==> flow/design.v (excerpt) <==
module battleship(
input wire clk,
input wire rst,  
input wire ARDUINO_A0,    
input wire ARDUINO_A1,    
input wire ARDUINO_A2,    
input wire ARDUINO_A3,    
output reg ARDUINO_IO0,   
output reg ARDUINO_IO1,   
output reg ARDUINO_IO2,   
output reg ARDUINO_IO6,   
output reg ARDUINO_IO7,   
output reg ARDUINO_IO8,   
output reg ARDUINO_IO9,   
output reg ARDUINO_IO10,  
output reg ARDUINO_IO11,  
output reg ARDUINO_A4,  
output reg ARDUINO_A5,  
output reg PMOD1_D0_P,  
output reg PMOD1_D0_N,  
output reg PMOD1_D1_P,  
output reg PMOD1_D1_N,  
output reg PMOD1_D2_P,  
output reg PMOD1_D2_N,  
output reg PMOD2_D0_P,  
output reg PMOD2_D0_N,  
output reg PMOD2_D1_P,  
output reg PMOD2_D2_P,  
output reg PMOD2_D2_N,  
output reg PMOD2_D3_P,  
output reg ARDUINO_IO3,   
output reg ARDUINO_IO4,   
output reg ARDUINO_IO5    
);
reg makeBoards;
reg make2DArray;
reg [7:0] playerOneBoard [0:2][0:2];     
reg [1:0] a;  
reg [1:0] b;  
reg [7:0] playerOneSHIPSBoard [0:2][0:2];  
reg [1:0] c;  
reg [1:0] d;  
reg [2:0] numShipsP1;
reg [2:0] hitsP1;
reg [7:0] playerTwoBoard [0:2][0:2];  
reg [1:0] e;  
reg [1:0] f;  
reg [7:0] playerTwoSHIPSBoard [0:2][0:2];  
reg [1:0] g;  
reg [1:0] h;  
reg [2:0] numShipsP2;
reg [2:0] hitsP2;
reg [2:0] playerTurn;
integer i, j;  
reg [3:0] nineStates; 
reg [3:0] nineStates2;
reg [5:0] gameLogicState;
  ...
clock: 3.42 ns
lec_check: 0
abc_area: 1
cap_margin: 0
core_aspect_ratio: 0.82
core_margin: 2
core_utilization: 72
cts_cluster_diameter: 361
cts_cluster_size: 36
max_routing_layer: met4
place_density: 0.41
slew_margin: 20
run.sh (not shown) runs the stock make flow with config.mk's settings and CLKGATE_MAP_FILE=.
==> next run, changes <==
==> flow/config.mk (replaced) <==
export PLATFORM = sky130hd
export DESIGN_NAME = battleship
export DESIGN_NICKNAME = battleship
export VERILOG_FILES = /design/flow/design.v
export SDC_FILE = /design/flow/constraint.sdc
export NUM_CORES = 4
export LEC_CHECK = 0
export ABC_AREA = 1
export CAP_MARGIN = 20
export CORE_MARGIN = 2
export CORE_UTILIZATION = 72
export CTS_CLUSTER_DIAMETER = 358
export HOLD_SLACK_MARGIN = -0.1
export PLACE_DENSITY = 0.41
export SLEW_MARGIN = 20
==> flow/constraint.sdc (replaced) <==
create_clock -name core_clock -period 2.63 [get_ports {clk}]
set_input_delay 0.5260 -clock core_clock [delete_from_list [all_inputs] [get_ports {clk}]]
set_output_delay 0.5260 -clock core_clock [all_outputs]
set_load 0.01 [all_outputs]
After rerunning:
- The changed run ran to the end with violations: negative setup slack
- via count grows by 16%
- routed wire length went up by 35%
- final cell count is higher by 3.9%
- cell area went up by 9.9%
==> next run, changes <==
==> flow/config.mk (replaced) <==
export PLATFORM = sky130hd
export DESIGN_NAME = battleship
export DESIGN_NICKNAME = battleship
export VERILOG_FILES = /design/flow/design.v
export SDC_FILE = /design/flow/constraint.sdc
export NUM_CORES = 4
export LEC_CHECK = 0
export ABC_AREA = 1
export CAP_MARGIN = 35
export CORE_MARGIN = 2
export CORE_UTILIZATION = 70
export CTS_CLUSTER_SIZE = 16
export HOLD_SLACK_MARGIN = -0.09
export SLEW_MARGIN = 20
Effect: The new run ran to the end with violations: negative setup slack; wire length falls by about a fifth; worst setup slack gains 0.31 ns; critical path depth does not change; clock-buffer cell count rises by 1; combinational power falls by a little under a tenth; cell area falls slightly.
==> next run, changes <==
--- a/flow/config.mk
+++ b/flow/config.mk
@@ -7,8 +7,6 @@
 export LEC_CHECK = 0
 export ABC_AREA = 1
-export CAP_MARGIN = 35
+export CAP_MARGIN = 20
 export CORE_MARGIN = 2
-export CORE_UTILIZATION = 70
-export CTS_CLUSTER_SIZE = 16
-export HOLD_SLACK_MARGIN = -0.09
+export CORE_UTILIZATION = 45
 export SLEW_MARGIN = 20
==> flow/constraint.sdc (replaced) <==
create_clock -name core_clock -period 1.76 [get_ports {clk}]
set_input_delay 0.3520 -clock core_clock [delete_from_list [all_inputs] [get_ports {clk}]]
set_output_delay 0.3520 -clock core_clock [all_outputs]
set_load 0.01 [all_outputs]
What happened: The new run reached the layout checks and failed them: negative setup slack; die area came out higher by well over a third; routed wire length came out higher by roughly a tenth; cell area came out higher by a quarter to a third; flip-flop count is unchanged; worst hold slack is worse by 0.038 ns; cell count came out higher by about a fifth; non-clock buffer count came out higher by 307; combinational power came out higher to 2.5 times its value; sequential power came out higher by well over a third; register-to-register slack is worse by 0.71 ns; clock skew hardly moves.
==> next run, changes <==
--- a/flow/config.mk
+++ b/flow/config.mk
@@ -6,7 +6,6 @@
 export NUM_CORES = 4
 export LEC_CHECK = 0
-export ABC_AREA = 1
 export CAP_MARGIN = 20
 export CORE_MARGIN = 2
-export CORE_UTILIZATION = 45
+export CORE_UTILIZATION = 32
 export SLEW_MARGIN = 20
==> flow/constraint.sdc (replaced) <==
create_clock -name core_clock -period 5.26 [get_ports {clk}]
set_input_delay 1.0520 -clock core_clock [delete_from_list [all_inputs] [get_ports {clk}]]
set_output_delay 1.0520 -clock core_clock [all_outputs]
set_load 0.01 [all_outputs]
What happened: The changed run finished with timing, DRC and antenna clean; global-route usage goes down by 12 points; clock power goes down by 67%; synthesized area goes down by 7.1%; total power goes down by 68%; wire length goes down by 32%; design area goes down by 35%.

========
Setup of amber:
battleship again, from the RTL that the note above started with.
Settings: LEC_CHECK=0, ABC_AREA=1, CAP_MARGIN=20, CORE_MARGIN=2, CORE_UTILIZATION=72, HOLD_SLACK_MARGIN=-0.1, PLACE_DENSITY=0.91, SLEW_MARGIN=20, TNS_END_PERCENT=5; clock period 2.62 ns.
[flow] amber | stages: complete | final checks: fail | reason: setup timing
Inputs modified between amber and maple:
- TNS_END_PERCENT: 5 -> unset
- PLACE_DENSITY: 0.91 -> unset
- HOLD_SLACK_MARGIN: -0.1 -> unset
- CTS_CLUSTER_DIAMETER: unset -> 79
- the clock period (ns, I/O delays scaled along): 2.62 -> 3.41
- maple finished all stages; the layout is clean.
- Against amber, maple reports a number of signal-net buffers in the layout that is lower.
- Total detailed-routing wirelength came out lower on maple than on amber.
- | sequential power | maple vs amber | about 23% lower |
- Taking amber as 1.0, maple lands at 0.71 on wire length on met3.
- Going from amber to maple, final setup slack of the worst path has increased; cell area after layout fell 5.9%; clock network fraction of design power went up; cell depth of the worst min-delay path rose by 1.
> inputs changed (maple -> sierra)
- ABC_AREA no longer set, was 1
- CORE_UTILIZATION now 69, was 72
- CTS_CLUSTER_DIAMETER no longer set, was 79
Results
- sierra: done, clean on timing, DRC and antenna
- sierra packs its core looser than maple.
- | total power after layout | sierra vs maple | better |
- sierra against maple: part of the total power dissipated in the clock network now smaller; internal power -0.15 mW; design area went down 560 um^2; first-pass GRT wire length moved down.
- Gate count after technology mapping was higher in maple than in sierra.
- Against maple, floorplan die width in sierra fell slightly.
- Comparing sierra and maple, the higher worst hold-check slack is on maple.
--- input diff sierra..onyx ---
- CORE_UTILIZATION changed from 69 to 71
- the clock period (ns, I/O delays scaled along) changed from 3.41 to 4.35
==> comparison <==
- met1 routing resource usage after global routing in onyx is 2.3 points higher than in sierra
- Met2 routing resource usage after global routing delta for onyx relative to sierra: 0.30 points lower
- Row depth of the critical timing path with buffers and inverters included: onyx lower / sierra higher

========
battleship again, from the RTL that the note above started with.
export LEC_CHECK = 0
export ABC_AREA = 1
export CAP_MARGIN = 5
export CELL_PAD_IN_SITES_DETAIL_PLACEMENT = 2
export CORE_MARGIN = 2
export CORE_UTILIZATION = 52
export CTS_CLUSTER_DIAMETER = 63
export CTS_CLUSTER_SIZE = 45
export GPL_TIMING_DRIVEN = 1
export MAX_ROUTING_LAYER = met4
export MIN_ROUTING_LAYER = met2
export PLACE_DENSITY_LB_ADDON = 0.24
export SETUP_SLACK_MARGIN = 1.26
export SLEW_MARGIN = 30
export TNS_END_PERCENT = 50
create_clock -name core_clock -period 5.85 [get_ports {clk}]
The starting point stopped in detailed placement (3_5_place_dp) (DPL-0033).
Change:
- CAP_MARGIN: 5 -> 20
- CELL_PAD_IN_SITES_DETAIL_PLACEMENT: 2 -> unset
- CORE_UTILIZATION: 52 -> 72
- GPL_TIMING_DRIVEN: 1 -> unset
- MIN_ROUTING_LAYER: met2 -> met1
- PLACE_DENSITY_LB_ADDON: 0.24 -> 0.03
- SETUP_SLACK_MARGIN: 1.26 -> unset
- SLEW_MARGIN: 30 -> 20
- TNS_END_PERCENT: 50 -> unset
- clock period: 5.85 -> 3.11 ns (I/O delays scaled with it)
This time the run went through all stages and came out clean.
Die size went down by a quarter to a third.
Synthesized area is unchanged.
Synthesized cell count does not change.
Change:
- CTS_CLUSTER_SIZE: 45 -> 15
- SETUP_SLACK_MARGIN: unset -> 0.75
- clock period: 3.11 -> 2.52 ns (I/O delays scaled with it)
Outcome: Now the flow failed in clock tree synthesis (4_1_cts) on DPL-0033; synthesized area stays the same; die area does not change; synthesized cell count stays the same.
Change:
- CTS_CLUSTER_DIAMETER: 63 -> unset
- CTS_CLUSTER_SIZE: 15 -> unset
- MAX_ROUTING_LAYER: met4 -> unset
- MIN_ROUTING_LAYER: met1 -> unset
- PLACE_DENSITY_LB_ADDON: 0.03 -> unset
- SETUP_SLACK_MARGIN: 0.75 -> unset
- clock period: 2.52 -> 4.21 ns (I/O delays scaled with it)
The new run finished clean.
Die size is unchanged.
Area after synthesis does not change.
Synthesized cell count does not change.

========
old:
Starting RTL as in the previous note.
Design battleship, start of the top module:
module battleship(
input wire clk,
input wire rst,  
input wire ARDUINO_A0,    
input wire ARDUINO_A1,    
input wire ARDUINO_A2,    
input wire ARDUINO_A3,    
output reg ARDUINO_IO0,   
output reg ARDUINO_IO1,   
output reg ARDUINO_IO2,   
output reg ARDUINO_IO6,   
output reg ARDUINO_IO7,   
output reg ARDUINO_IO8,   
output reg ARDUINO_IO9,   
output reg ARDUINO_IO10,  
output reg ARDUINO_IO11,  
output reg ARDUINO_A4,  
output reg ARDUINO_A5,  
output reg PMOD1_D0_P,  
output reg PMOD1_D0_N,  
output reg PMOD1_D1_P,  
output reg PMOD1_D1_N,  
output reg PMOD1_D2_P,  
output reg PMOD1_D2_N,  
output reg PMOD2_D0_P,  
output reg PMOD2_D0_N,  
output reg PMOD2_D1_P,  
output reg PMOD2_D2_P,  
output reg PMOD2_D2_N,  
output reg PMOD2_D3_P,  
output reg ARDUINO_IO3,   
output reg ARDUINO_IO4,   
output reg ARDUINO_IO5    
);
Settings: LEC_CHECK=0, CAP_MARGIN=20, CELL_PAD_IN_SITES_GLOBAL_PLACEMENT=3, CORE_MARGIN=2, CORE_UTILIZATION=40, GPL_TIMING_DRIVEN=0, SLEW_MARGIN=35; clock period 5.0 ns.
old: done, clean on timing, DRC and antenna
Input changes introduced in new (baseline for comparison: old):
diff --git a/flow/config.mk b/flow/config.mk
--- a/flow/config.mk
+++ b/flow/config.mk
@@ -7,7 +7,5 @@
 export LEC_CHECK = 0
 export CAP_MARGIN = 20
-export CELL_PAD_IN_SITES_GLOBAL_PLACEMENT = 3
 export CORE_MARGIN = 2
 export CORE_UTILIZATION = 40
-export GPL_TIMING_DRIVEN = 0
-export SLEW_MARGIN = 35
+export SLEW_MARGIN = 20
==> flow/constraint.sdc <==
create_clock -name core_clock -period 2.93 [get_ports {clk}]
set_input_delay 0.5860 -clock core_clock [delete_from_list [all_inputs] [get_ports {clk}]]
set_output_delay 0.5860 -clock core_clock [all_outputs]
set_load 0.01 [all_outputs]
[summary]
new ended up with a higher met3 layer usage reported by global route than old did.
Min cell count across old and new: old
STATUS run=new STAGES=ALL_DONE FINAL_CHECKS=FAILED CAUSE=setup timing
old and new ended up with roughly the same part of the total power dissipated in combinational logic.
Summary of new over old: count of non-CTS buffers in the layout climbed about 50%; area occupied by multi-input gates saw an increase; arrival time of the worst setup path fell by 750 ps.

========
## exp/willow
Starting RTL as in the previous note.
Settings: LEC_CHECK=0, ABC_AREA=1, CAP_MARGIN=20, CORE_MARGIN=2, CORE_UTILIZATION=72, CTS_CLUSTER_DIAMETER=63, CTS_CLUSTER_SIZE=45, MAX_ROUTING_LAYER=met4, MIN_ROUTING_LAYER=met1, PLACE_DENSITY=0.37, SETUP_SLACK_MARGIN=-0.18, SLEW_MARGIN=20, TNS_END_PERCENT=40; clock period 2.49 ns.
In exp/willow the implementation completed, yet the final layout does not meet the checks, the culprit being setup timing.
## Diff of input files: exp/umber against exp/willow
==> flow/config.mk <==
export PLATFORM = sky130hd
export DESIGN_NAME = battleship
export DESIGN_NICKNAME = battleship
export VERILOG_FILES = /design/flow/design.v
export SDC_FILE = /design/flow/constraint.sdc
export NUM_CORES = 4
export LEC_CHECK = 0
export ABC_AREA = 1
export CAP_MARGIN = 20
export CORE_ASPECT_RATIO = 1.46
export CORE_MARGIN = 2
export CORE_UTILIZATION = 72
export SLEW_MARGIN = 20
==> flow/constraint.sdc <==
create_clock -name core_clock -period 3.41 [get_ports {clk}]
set_input_delay 0.6820 -clock core_clock [delete_from_list [all_inputs] [get_ports {clk}]]
set_output_delay 0.6820 -clock core_clock [all_outputs]
set_load 0.01 [all_outputs]
Notes after the runs:
exp/umber finished end to end and its layout was clean on timing, DRC and antenna.
Reported for exp/willow and exp/umber, largest fanout on the critical path turned out identical to the last digit.
From exp/willow to exp/umber the numbers moved as follows: non-clock buffer area fraction after layout lower; final total power lower.
Looking at number of antenna violations at the first check in global routing, exp/umber sits 1 lower than exp/willow does.
From exp/willow to exp/umber, number of multi-input combinational cells in the layout did not move at all.
--- input diff exp/umber..exp/delta ---
-- flow/config.mk --
<<< exp/umber, line 9
export CAP_MARGIN = 20
export CORE_ASPECT_RATIO = 1.46
export CORE_MARGIN = 2
export CORE_UTILIZATION = 72
export SLEW_MARGIN = 20
>>> exp/delta, line 9
export CAP_MARGIN = 20
export CORE_MARGIN = 2
export CORE_UTILIZATION = 63
export SLEW_MARGIN = 20
==> flow/constraint.sdc <==
create_clock -name core_clock -period 3.28 [get_ports {clk}]
set_input_delay 0.6560 -clock core_clock [delete_from_list [all_inputs] [get_ports {clk}]]
set_output_delay 0.6560 -clock core_clock [all_outputs]
set_load 0.01 [all_outputs]
Notes after the runs:
exp/delta vs. exp/umber: worst setup margin went down, critical path depth went down, wire length went down, internal reg-to-reg setup slack went down.
Compared with exp/umber, the detailed router inserted fewer vias in exp/delta.
Critical path arrival (exp/delta over exp/umber): decrease, 0.09 ns
Total sequential power, exp/delta and exp/umber: smaller value in exp/umber
Number of non-filler instances in the completed layout: exp/delta and exp/umber compared, lower one is exp/umber
Against exp/umber, exp/delta comes in 0.31 points lower on fraction of area in registers.
Relative to exp/delta, the following input files were edited for exp/garnet:
-- flow/config.mk --
<<< exp/delta, line 10
export CORE_MARGIN = 2
export CORE_UTILIZATION = 63
export SLEW_MARGIN = 20
>>> exp/garnet, line 10
export CORE_MARGIN = 2
export CORE_UTILIZATION = 65
export CTS_CLUSTER_SIZE = 98
export SLEW_MARGIN = 20
==> flow/constraint.sdc <==
create_clock -name core_clock -period 2.82 [get_ports {clk}]
set_input_delay 0.5640 -clock core_clock [delete_from_list [all_inputs] [get_ports {clk}]]
set_output_delay 0.5640 -clock core_clock [all_outputs]
set_load 0.01 [all_outputs]
Results
Finished, but not clean: exp/garnet, with setup timing. Diff exp/delta -> exp/garnet: initial core utilization has increased, net load switching power has increased, power dissipated in sequential cells has increased, worst hold slack has remained practically unchanged. Of exp/delta and exp/garnet, the run reporting the lower transition time at the pin with the least slew margin was exp/garnet. exp/garnet vs. exp/delta: power moved up, worst setup slack shows a reduction of 0.34 ns, met2 wirelength from detailed routing went up. Relative to exp/delta, the final cell area reported for exp/garnet is higher.
#### Input delta (exp/tundra over exp/garnet)
-- flow/config.mk --
<<< exp/garnet, line 7
export LEC_CHECK = 0
export ABC_AREA = 1
export CAP_MARGIN = 20
export CORE_MARGIN = 2
export CORE_UTILIZATION = 65
export CTS_CLUSTER_SIZE = 98
export SLEW_MARGIN = 20
>>> exp/tundra, line 7
export LEC_CHECK = 0
export CAP_MARGIN = 20
export CORE_MARGIN = 2
export CORE_UTILIZATION = 29
export SLEW_MARGIN = 20
==> flow/constraint.sdc <==
create_clock -name core_clock -period 7.92 [get_ports {clk}]
set_input_delay 1.5840 -clock core_clock [delete_from_list [all_inputs] [get_ports {clk}]]
set_output_delay 1.5840 -clock core_clock [all_outputs]
set_load 0.01 [all_outputs]
Notes after the runs:
Going from exp/garnet to exp/tundra, layout buffer count excluding clock buffers went down, fmax went down, number of global-route vias before repair went down, initial core utilization went down. Compared with exp/garnet, exp/tundra shows final instance area lower by 0.0014 mm2. exp/tundra vs exp/garnet on sequential share of power: exp/tundra is the higher one. exp/tundra finished every step from synthesis to the final layout, and the layout passed the timing, DRC and antenna checks. exp/garnet: flow complete, layout not clean; failing: setup timing.
Power figures rest on the tool's default switching activity, not on a simulated workload.
